==> yarrow: inputs <==
==> flow/design.v <==
`timescale 1ns / 1ps
module TNS_dec_33(
    input wire clk,
    input wire rst_n,
    input wire [32:0] codein,
    output reg [30 - 1 : 0] dataout
    );
    wire [30 - 1 : 0] dataout_wire;
    assign dataout_wire = (codein[32]*847425747) + (codein[31]*564950498) + (codein[30]*282475249) + 
                    (codein[29]*121060821) + (codein[28]*80707214) + (codein[27]*40353607) + 
                    (codein[26]*17294403) + (codein[25]*11529602) + (codein[24]*5764801) + 
                    (codein[23]*2470629) + (codein[22]*1647086) + (codein[21]*823543) + 
                    (codein[20]*352947) + (codein[19]*235298) + (codein[18]*117649) + (codein[17]*50421) + (codein[16]*33614) + 
                    (codein[15]*16807) + (codein[14]*7203) + (codein[13]*4802) + (codein[12]*2401) + (codein[11]*1029) +
                    (codein[10]*686) + (codein[9]*343) + (codein[8]*147) + (codein[7]*98) + (codein[6]*49) +
                    (codein[5]*21) + (codein[4]*14) + (codein[3]*7) + (codein[2]*3) + (codein[1]*2) +
                    (codein[0]*1);
    always @(posedge clk or negedge rst_n) begin
        if (~rst_n) begin
            dataout <= 0;
        end
        else begin
            dataout <= dataout_wire;
        end
    end
endmodule
==> flow/run.sh <==
#!/bin/bash
# the make line also repeats each setting of config.mk as NAME=value (left out here)
make -C /OpenROAD-flow-scripts/flow DESIGN_CONFIG=/design/flow/config.mk WORK_HOME=/design/flow/orfs CLKGATE_MAP_FILE= finish
==> flow/config.mk <==
export PLATFORM = sky130hd
export DESIGN_NAME = TNS_dec_33
export DESIGN_NICKNAME = TNS_dec_33
export VERILOG_FILES = /design/flow/design.v
export SDC_FILE = /design/flow/constraint.sdc
export NUM_CORES = 4
export LEC_CHECK = 0
export ABC_AREA = 0
export CAP_MARGIN = 30
export CORE_MARGIN = 2
export CORE_UTILIZATION = 68
export CTS_CLUSTER_SIZE = 80
export HOLD_SLACK_MARGIN = 0.3
export SETUP_SLACK_MARGIN = 1.32
export SLEW_MARGIN = 20
==> flow/constraint.sdc <==
create_clock -name core_clock -period 4.89 [get_ports {clk}]
set_input_delay 0.9780 -clock core_clock [delete_from_list [all_inputs] [get_ports {clk}]]
set_output_delay 0.9780 -clock core_clock [all_outputs]
set_load 0.01 [all_outputs]
==> lagoon (differences from yarrow) <==
ABC_AREA = 1   (was 0)
CAP_MARGIN = 20   (was 30)
CORE_UTILIZATION = 64   (was 68)
CTS_CLUSTER_SIZE = unset   (was 80)
SETUP_SLACK_MARGIN = 1.46   (was 1.32)
==> comparison <==
yarrow aborted during 5_1_grt. lagoon reached the layout checks and failed them: setup timing.
Of lagoon and yarrow, lagoon has the higher synthesized area (gap about 7%, measured against yarrow).
Of lagoon and yarrow, lagoon has the higher die size (gap 13%, measured against yarrow).
In lagoon the synthesized cell count is larger than in yarrow, by 24%.
==> figures <==
Number of instances resized during post-cts repair: lagoon 265; yarrow 200
Dpl cell area: lagoon 12500 µm²; yarrow 11800 µm²
Number of placement rows: lagoon 46; yarrow 43
Share of the synthesized area in the top cell type: lagoon 38.0%; yarrow 40.6%
Number of distinct library cell variants in the gate-level netlist after synthesis: lagoon 22; yarrow 42
Vertical die dimension: lagoon 130 µm; yarrow 122 µm
Area of the mapped netlist: lagoon 10200 µm²; yarrow 9510 µm²
Instance count of the mapped netlist: lagoon 1137; yarrow 914
Core Density at Floorplan: lagoon 64.7%; yarrow 69.0%
Result of the run: lagoon complete, but fails checks; yarrow aborted with a tool error
Last stage reached: lagoon -; yarrow 5_1_grt
Layout check failures: lagoon setup timing; yarrow -
Avg Cell Area, Syn: lagoon 8.94 µm²; yarrow 10.4 µm²
Yosys simple share: lagoon 11.1%; yarrow 3.11%
Last weighted congestion value of the routability-driven placer: lagoon 0.924; yarrow 0.999
XOR/XNOR share of the synthesized area: lagoon 1.29%; yarrow 2.21%

---

==> v1 <==
Starts from the design.v that is shown in full above.
clock: 12.0 ns
lec_check: 0
cap_margin: 15
cell_pad_in_sites_detail_placement: 2
cell_pad_in_sites_global_placement: 2
core_aspect_ratio: 0.78
core_margin: 2
core_utilization: 25
cts_cluster_size: 18
gpl_routability_driven: 0
gpl_timing_driven: 0
hold_slack_margin: -0.06
max_routing_layer: met4
min_routing_layer: met2
place_density_lb_addon: 0.12
setup_slack_margin: -0.1
slew_margin: 20
run.sh (not shown) runs the stock make flow with config.mk's settings and CLKGATE_MAP_FILE=.
==> v14 (differences from v1) <==
- CELL_PAD_IN_SITES_DETAIL_PLACEMENT: 2 -> default
- CORE_UTILIZATION: 25 -> 32
- GPL_ROUTABILITY_DRIVEN: 0 -> default
- GPL_TIMING_DRIVEN: 0 -> default
- HOLD_SLACK_MARGIN: -0.06 -> default
- MIN_ROUTING_LAYER: met2 -> default
==> comparison <==
In synthesized cell count, v1 and v14 do not differ. In v14 the sequential share of layout area is higher than in v1, by 0.086 points. Between v1 and v14, the lower via count is in v14 (gap about 36%, measured against v14). In v14 the fmax is larger than in v1, by about 4.3%. In v14 the wire length is lower than in v1, by 15%. In v1 the cell count is higher than in v14, by 6.7%.

---

==> inputs of wip/delta <==
// TNS_dec_33: RTL as listed in full above, without the edits since
clock: 8.32 ns
lec_check: 0
abc_area: 0
cap_margin: 0
cell_pad_in_sites_detail_placement: 1
core_aspect_ratio: 0.92
core_margin: 9
core_utilization: 40
gpl_timing_driven: 0
hold_slack_margin: 0.26
max_routing_layer: met5
setup_slack_margin: 1.54
slew_margin: 20
==> wip/quartz (differences from wip/delta) <==
ABC_AREA = 1   (was 0)
GPL_ROUTABILITY_DRIVEN = 0   (was unset)
GPL_TIMING_DRIVEN = 1   (was 0)
MAX_ROUTING_LAYER = met4   (was met5)
SLEW_MARGIN = 30   (was 20)
==> flow/constraint.sdc (replaced) <==
create_clock -name core_clock -period 11.8 [get_ports {clk}]
set_input_delay 2.3600 -clock core_clock [delete_from_list [all_inputs] [get_ports {clk}]]
set_output_delay 2.3600 -clock core_clock [all_outputs]
set_load 0.01 [all_outputs]
==> comparison <==
- In flip-flop count, wip/delta and wip/quartz do not differ.
- In wip/quartz the final cell count is larger than in wip/delta, by 15%.
- Of wip/delta and wip/quartz, wip/quartz has the higher worst setup slack (gap 2.2 ns).
- Area after synthesis: wip/quartz is higher than wip/delta (about 7%).
- In wip/delta the first-iteration DRC count is lower than in wip/quartz, by about 40%.
- In wip/quartz the global-route usage is higher than in wip/delta, by 1.6 points.
- Between wip/delta and wip/quartz, the lower critical path depth is in wip/delta (gap 4).

---

==> try-garnet: inputs <==
// TNS_dec_33: RTL as listed in full above, without the edits since
Settings: LEC_CHECK=0, ABC_AREA=1, CAP_MARGIN=20, CORE_MARGIN=2, CORE_UTILIZATION=40, SLEW_MARGIN=20; clock period 12.0 ns.
==> try-cedar: changes against try-garnet <==
--- a/flow/config.mk
+++ b/flow/config.mk
@@ -7,6 +7,6 @@
 export LEC_CHECK = 0
-export ABC_AREA = 1
+export ABC_AREA = 0
 export CAP_MARGIN = 20
 export CORE_MARGIN = 2
-export CORE_UTILIZATION = 40
+export CORE_UTILIZATION = 70
 export SLEW_MARGIN = 20
==> flow/constraint.sdc (replaced) <==
create_clock -name core_clock -period 6.7 [get_ports {clk}]
set_input_delay 1.3400 -clock core_clock [delete_from_list [all_inputs] [get_ports {clk}]]
set_output_delay 1.3400 -clock core_clock [all_outputs]
set_load 0.01 [all_outputs]
==> notes <==
try-garnet ran to the end with no violations. try-cedar died in global routing. Between try-garnet and try-cedar, the lower die area is in try-cedar (gap 84%, measured against try-cedar). Between try-garnet and try-cedar, the lower synthesized cell count is in try-cedar (gap about 24%, measured against try-cedar). Against try-garnet, the area after synthesis of try-cedar is smaller by about 6.4%.

---

==> build 96 <==
RTL: the design.v shown in full above, as it stands there.
clock: 5.47 ns
lec_check: 0
abc_area: 1
cap_margin: 0
core_margin: 2
core_utilization: 72
setup_slack_margin: 1.56
slew_margin: 20
==> inputs of build 13, as changes to build 96 <==
- ABC_AREA: 1 -> 0
- CAP_MARGIN: 0 -> 20
- CORE_UTILIZATION: 72 -> 40
- CTS_CLUSTER_SIZE: unset -> 10
- SETUP_SLACK_MARGIN: 1.56 -> unset
- TNS_END_PERCENT: unset -> 10
==> flow/constraint.sdc (replaced) <==
create_clock -name core_clock -period 12.0 [get_ports {clk}]
set_input_delay 2.4000 -clock core_clock [delete_from_list [all_inputs] [get_ports {clk}]]
set_output_delay 2.4000 -clock core_clock [all_outputs]
set_load 0.01 [all_outputs]
==> results <==
| metric | build 13 | build 96 |
|---|---|---|
| Count of different cell masters after synthesis | 42 | 22 |
| Num rows | 56 | 43 |
| Post-synthesis instance area | 9510 sq um | 10200 sq um |
| Aoi/oai-family share of the synthesized area | 0.0563 | 0.0134 |
| Dpl hpwl | 19100 microns | 26300 microns |
| # Post-CTS Setup Buffers | 0 | 18 |
| XOR/XNOR Fraction of Synth Area | 0.0221 | 0.0129 |
| Cells after synthesis | 914 | 1137 |
| RePlAce Congestion | 0.935 | 0.990 |
| Dpl cells | 1299 | 1529 |
| Width of the die | 158 microns | 123 microns |
| Run status | finished clean | did not finish |
| Last stage reached | - | 5_1_grt |
| Instance area at placement | 10600 sq um | 12400 sq um |
| # resized after CTS | 0 | 250 |
| Chip Area, Yosys | 9510 sq um | 10200 sq um |
| Simple logic cell fraction of the synthesized area | 0.0311 | 0.111 |
| Cell total in the yosys stat output | 914 | 1137 |
| Initial core utilization | 0.406 | 0.735 |
| Part of the Yosys area used for sequential elements | 0.0790 | 0.0739 |
| Yosys top cell area share | 0.406 | 0.380 |
| DIE HEIGHT | 158 microns | 123 microns |

---

==> 07-19: inputs <==
RTL: the design.v shown in full above, as it stands there.
==> flow/config.mk <==
export PLATFORM = sky130hd
export DESIGN_NAME = TNS_dec_33
export DESIGN_NICKNAME = TNS_dec_33
export VERILOG_FILES = /design/flow/design.v
export SDC_FILE = /design/flow/constraint.sdc
export NUM_CORES = 4
export LEC_CHECK = 0
export ABC_AREA = 1
export CAP_MARGIN = 20
export CORE_ASPECT_RATIO = 0.5
export CORE_MARGIN = 2
export CORE_UTILIZATION = 66
export CTS_CLUSTER_DIAMETER = 308
export CTS_CLUSTER_SIZE = 97
export PLACE_DENSITY = 0.37
export SLEW_MARGIN = 20
export TNS_END_PERCENT = 5
==> flow/constraint.sdc <==
create_clock -name core_clock -period 4.99 [get_ports {clk}]
set_input_delay 0.9980 -clock core_clock [delete_from_list [all_inputs] [get_ports {clk}]]
set_output_delay 0.9980 -clock core_clock [all_outputs]
set_load 0.01 [all_outputs]
==> inputs of 02-03, as changes to 07-19 <==
Settings changed: ABC_AREA 1 to not set, CORE_ASPECT_RATIO 0.5 to not set, CORE_UTILIZATION 66 to 72, CTS_CLUSTER_DIAMETER 308 to not set, CTS_CLUSTER_SIZE 97 to 32, PLACE_DENSITY 0.37 to not set, SETUP_SLACK_MARGIN set to 1.22, TNS_END_PERCENT 5 to not set.
==> flow/constraint.sdc (replaced) <==
create_clock -name core_clock -period 7.97 [get_ports {clk}]
set_input_delay 1.5940 -clock core_clock [delete_from_list [all_inputs] [get_ports {clk}]]
set_output_delay 1.5940 -clock core_clock [all_outputs]
set_load 0.01 [all_outputs]
==> inputs of 02-02, as changes to 07-19 <==
Settings changed: CORE_ASPECT_RATIO 0.5 to not set, CTS_CLUSTER_DIAMETER 308 to not set, CTS_CLUSTER_SIZE 97 to not set, HOLD_SLACK_MARGIN set to -0.09, PLACE_DENSITY 0.37 to not set, TNS_END_PERCENT 5 to not set.
==> flow/constraint.sdc (replaced) <==
create_clock -name core_clock -period 6.58 [get_ports {clk}]
set_input_delay 1.3160 -clock core_clock [delete_from_list [all_inputs] [get_ports {clk}]]
set_output_delay 1.3160 -clock core_clock [all_outputs]
set_load 0.01 [all_outputs]
==> inputs of 12-13, as changes to 07-19 <==
Settings changed: CORE_ASPECT_RATIO 0.5 to not set, CORE_UTILIZATION 66 to 68, CTS_CLUSTER_DIAMETER 308 to 223, PLACE_DENSITY 0.37 to 0.42, SETUP_SLACK_MARGIN set to -0.56, TNS_END_PERCENT 5 to not set.
==> flow/constraint.sdc (replaced) <==
create_clock -name core_clock -period 6.28 [get_ports {clk}]
set_input_delay 1.2560 -clock core_clock [delete_from_list [all_inputs] [get_ports {clk}]]
set_output_delay 1.2560 -clock core_clock [all_outputs]
set_load 0.01 [all_outputs]
==> comparison <==
The highest worst setup slack belongs to 02-02, the lowest to 07-19. 02-02 produced a layout that fails on setup timing. 02-03 reached the layout checks and failed them: setup timing. 07-19 completed and failed the layout checks on setup timing. 12-13 completed, yet does not pass: setup timing. Of 07-19 and 12-13, 07-19 has the higher first-iteration DRC count (gap 73%, measured against 12-13). Against 02-02, the wire length of 12-13 is lower by about 1.7%. Of 02-03 and 07-19, 07-19 has the higher critical path depth (gap 2). Flip-flop count is the same in 07-19 and 12-13. Via count: 02-03 > 07-19 > 12-13 > 02-02.
